==> v18 <==
Design mult_top, start of the top module:
module mult_top(
	input 							clk, 
	input							rst_n,
	input							pipe_flush,
	input 			[32-1:0] 	mcand,
	input 			[32-1:0] 	mplier,
	input 			[4:0]	 		func,
	output logic 	[32-1:0] 	result
);
==> flow/config.mk <==
export PLATFORM = sky130hd
export DESIGN_NAME = mult_top
export DESIGN_NICKNAME = mult_top
export VERILOG_FILES = /design/flow/design.v
export SDC_FILE = /design/flow/constraint.sdc
export NUM_CORES = 4
export LEC_CHECK = 0
export CAP_MARGIN = 20
export CORE_MARGIN = 2
export CORE_UTILIZATION = 72
export CTS_CLUSTER_DIAMETER = 376
export CTS_CLUSTER_SIZE = 99
export PLACE_DENSITY = 0.39
export SLEW_MARGIN = 20
export TNS_END_PERCENT = 5
==> flow/constraint.sdc <==
create_clock -name core_clock -period 3.85 [get_ports {clk}]
set_input_delay 0.7700 -clock core_clock [delete_from_list [all_inputs] [get_ports {clk}]]
set_output_delay 0.7700 -clock core_clock [all_outputs]
set_load 0.01 [all_outputs]
run.sh (not shown) runs the stock make flow with config.mk's settings and CLKGATE_MAP_FILE=.
==> v20 (differences from v18) <==
==> flow/config.mk (replaced) <==
export PLATFORM = sky130hd
export DESIGN_NAME = mult_top
export DESIGN_NICKNAME = mult_top
export VERILOG_FILES = /design/flow/design.v
export SDC_FILE = /design/flow/constraint.sdc
export NUM_CORES = 4
export LEC_CHECK = 0
export CAP_MARGIN = 20
export CELL_PAD_IN_SITES_DETAIL_PLACEMENT = 2
export CORE_MARGIN = 10
export CORE_UTILIZATION = 40
export CTS_CLUSTER_DIAMETER = 125
export CTS_CLUSTER_SIZE = 57
export GPL_ROUTABILITY_DRIVEN = 0
export MAX_ROUTING_LAYER = met4
export MIN_ROUTING_LAYER = met2
export SLEW_MARGIN = 15
export TNS_END_PERCENT = 10
==> flow/constraint.sdc (replaced) <==
create_clock -name core_clock -period 13.0 [get_ports {clk}]
set_input_delay 2.6000 -clock core_clock [delete_from_list [all_inputs] [get_ports {clk}]]
set_output_delay 2.6000 -clock core_clock [all_outputs]
set_load 0.01 [all_outputs]
==> v24 (differences from v18) <==
--- a/flow/config.mk
+++ b/flow/config.mk
@@ -8,8 +8,6 @@
 export CAP_MARGIN = 20
 export CORE_MARGIN = 2
 export CORE_UTILIZATION = 72
-export CTS_CLUSTER_DIAMETER = 376
-export CTS_CLUSTER_SIZE = 99
-export PLACE_DENSITY = 0.39
+export MAX_ROUTING_LAYER = met4
+export PLACE_DENSITY_LB_ADDON = 0.01
 export SLEW_MARGIN = 20
-export TNS_END_PERCENT = 5
==> flow/constraint.sdc (replaced) <==
create_clock -name core_clock -period 10.5 [get_ports {clk}]
set_input_delay 2.1000 -clock core_clock [delete_from_list [all_inputs] [get_ports {clk}]]
set_output_delay 2.1000 -clock core_clock [all_outputs]
set_load 0.01 [all_outputs]
==> qor summary <==
                                                                        v20                        v18         v24
Area of the die                                                  206000 um2                 107000 um2  107000 um2
Resized Gates After CTS                                                   1                        232           0
Vertical extent of the die                                           454 um                     327 um      327 um
Die width                                                            454 um                     327 um      327 um
Setup slack at placement                                          -0.551 ns                   -5.39 ns   -0.159 ns
Detailed placement HPWL                                              314 mm                     192 mm      181 mm
Effective utilization at floorplan                                    40.1%                      72.6%       72.6%
Placed Cells                                                          10.0k                      10.1k        9171
Clock buffers created by TritonCTS                                        7                          6          19
Area of placed instances                                          79100 um2                  88200 um2   80500 um2
Dominant synthesized flop cell                                      dfrtp_1                    dfrtp_1     dfrtp_1
Total of flip-flops plus latches after synthesis                        202                        202         202
Outcome                                           aborted with a tool error  aborted with a tool error  timing/DRC/antenna clean
Stage where the flow stopped                       global routing (5_1_grt)   global routing (5_1_grt)           -
Core outline area                                                187000 um2                 104000 um2  104000 um2
Total setup buffers inserted after CTS                                    0                         44           0
Placement row count                                                     159                        118         118
I/O Pins                                                                104                        104         104
Post-synth EDFFs                                                          0                          0           0
GPL Wtd Cong                                                              -                      0.975       0.980


==> inputs of build 92 <==
==> flow/design.v <==
`timescale 1ns/100ps
module mult(
	input 			clk,				
	input 			rst_n,				
	input 			pipe_flush,				
	input 	[63:0] 	a,				
	input 	[63:0] 	b,				
	output 	[63:0] 	result				
);
	wire [63:0] result_tmp;
	reg [63:0] pipe_reg_0;
	reg [63:0] pipe_reg_1;
	assign result_tmp = a*b;
	assign result = pipe_reg_1;
	always@(posedge clk or negedge rst_n) begin
		if(~rst_n) begin
			pipe_reg_0 <= 0;
			pipe_reg_1 <= 0;
		end
		else if(pipe_flush) begin
			pipe_reg_0 <= 0;
			pipe_reg_1 <= 0;
		end
		else begin
			pipe_reg_0 <= result_tmp;
			pipe_reg_1 <= pipe_reg_0;
		end
	end
endmodule  
`timescale 1ns/100ps
module mult_top(
	input 							clk, 
	input							rst_n,
	input							pipe_flush,
	input 			[32-1:0] 	mcand,
	input 			[32-1:0] 	mplier,
	input 			[4:0]	 		func,
	output logic 	[32-1:0] 	result
);
	localparam [4:0] ALU_ADD    = 5'h00;
	localparam [4:0] ALU_MUL    = 5'h0a;
	localparam [4:0] ALU_MULH   = 5'h0b;
	localparam [4:0] ALU_MULHSU = 5'h0c;
	localparam [4:0] ALU_MULHU  = 5'h0d;
	logic [32-1:0] mcand_in, mplier_in;
    logic signed [32-1:0] signed_mcand_in, signed_mplier_in;
    logic [2*32-1:0] product_out;
	logic signed [2*32-1:0] signed_product_out;
	logic [4:0] func_d0;
	logic [4:0] func_d1;
	assign mcand_in = mcand;
    assign mplier_in = mplier;
    assign signed_mcand_in = mcand;
    assign signed_mplier_in = mplier;
	always@(posedge clk or negedge rst_n) begin 
		if(~rst_n)begin 
			func_d0 <= ALU_ADD;
			func_d1 <= ALU_ADD;
		end
		else if(pipe_flush)begin
			func_d0 <= ALU_ADD;
			func_d1 <= ALU_ADD;
		end
		else begin
			func_d0 <= func;
			func_d1 <= func_d0;
		end
	end
    always_comb begin
        case(func_d1)
            ALU_MUL:	begin
            	result = signed_product_out[32-1:0];
            end    
            ALU_MULH:	begin
            	result = signed_product_out[2*32-1:32];
            end   
            ALU_MULHSU:	begin
            	result = product_out[2*32-1:32];
            end
            ALU_MULHU:	begin
            	result = product_out[2*32-1:32];
            end  
            default:	begin
            	result = 32'hfacebeec;   
            end    
        endcase
    end
	mult u_mult_signed(
		.clk(clk),
		.rst_n(rst_n),
		.pipe_flush(pipe_flush),
		.a({{32{signed_mcand_in[31]}},signed_mcand_in}),
		.b({{32{signed_mplier_in[31]}},signed_mplier_in}),
		.result(signed_product_out)
	);
	mult u_mult_unsigned(
		.clk(clk),
		.rst_n(rst_n),
		.pipe_flush(pipe_flush),
		.a({{32{mcand_in[31] & (func == ALU_MULHSU)}},mcand_in}),
		.b({32'b0,mplier_in}),
		.result(product_out)
	);
endmodule
==> flow/run.sh <==
#!/bin/bash
# the make line also repeats each setting of config.mk as NAME=value (left out here)
make -C /OpenROAD-flow-scripts/flow DESIGN_CONFIG=/design/flow/config.mk WORK_HOME=/design/flow/orfs CLKGATE_MAP_FILE= finish
==> flow/config.mk <==
export PLATFORM = sky130hd
export DESIGN_NAME = mult_top
export DESIGN_NICKNAME = mult_top
export VERILOG_FILES = /design/flow/design.v
export SDC_FILE = /design/flow/constraint.sdc
export NUM_CORES = 4
export LEC_CHECK = 0
export CAP_MARGIN = 25
export CORE_MARGIN = 2
export CORE_UTILIZATION = 72
export CTS_CLUSTER_SIZE = 37
export MAX_ROUTING_LAYER = met4
export PLACE_DENSITY = 0.66
export SETUP_SLACK_MARGIN = 2.55
export SLEW_MARGIN = 20
==> flow/constraint.sdc <==
create_clock -name core_clock -period 8.84 [get_ports {clk}]
set_input_delay 1.7680 -clock core_clock [delete_from_list [all_inputs] [get_ports {clk}]]
set_output_delay 1.7680 -clock core_clock [all_outputs]
set_load 0.01 [all_outputs]
==> trial 89: changes against build 92 <==
CAP_MARGIN = 15   (was 25)
CORE_UTILIZATION = 71   (was 72)
CTS_CLUSTER_SIZE = 45   (was 37)
MAX_ROUTING_LAYER = default   (was met4)
PLACE_DENSITY = default   (was 0.66)
SETUP_SLACK_MARGIN = -0.25   (was 2.55)
==> flow/constraint.sdc (replaced) <==
create_clock -name core_clock -period 8.68 [get_ports {clk}]
set_input_delay 1.7360 -clock core_clock [delete_from_list [all_inputs] [get_ports {clk}]]
set_output_delay 1.7360 -clock core_clock [all_outputs]
set_load 0.01 [all_outputs]
==> results.txt <==
Implementation results

The placed standard-cell area is 87700 um2. After its last routability iteration, the placer logged a weighted congestion of between 0.9 and 1. The wire-length estimate of the detail-placed layout is 190000 um. The stage at which the flow ended is global routing (5_1_grt). Buffers added to address setup during post-CTS repair amount to 78. The region available for standard cell placement spans 105000 um2. The run stopped with a tool error. In this run, placement finished with an instance count of 10052.
[end of results for trial 89]
==> results.txt <==
Implementation results

In this run the post-CTS setup repair buffer count came out at 174. The buffer_ports step reported a buffer count of 103. The flow stopped in global routing (5_1_grt).

The flow did not finish. The core outline area is around 100000 um2. The final estimated routing congestion in global placement is 1.01. The first error in the log reads "[ERROR GRT-0232] Routing congestion too high. Check the congestion heatmap in the GUI".

Note, the detailed placer reported a final HPWL of 200000 um.
[end of results for build 92]
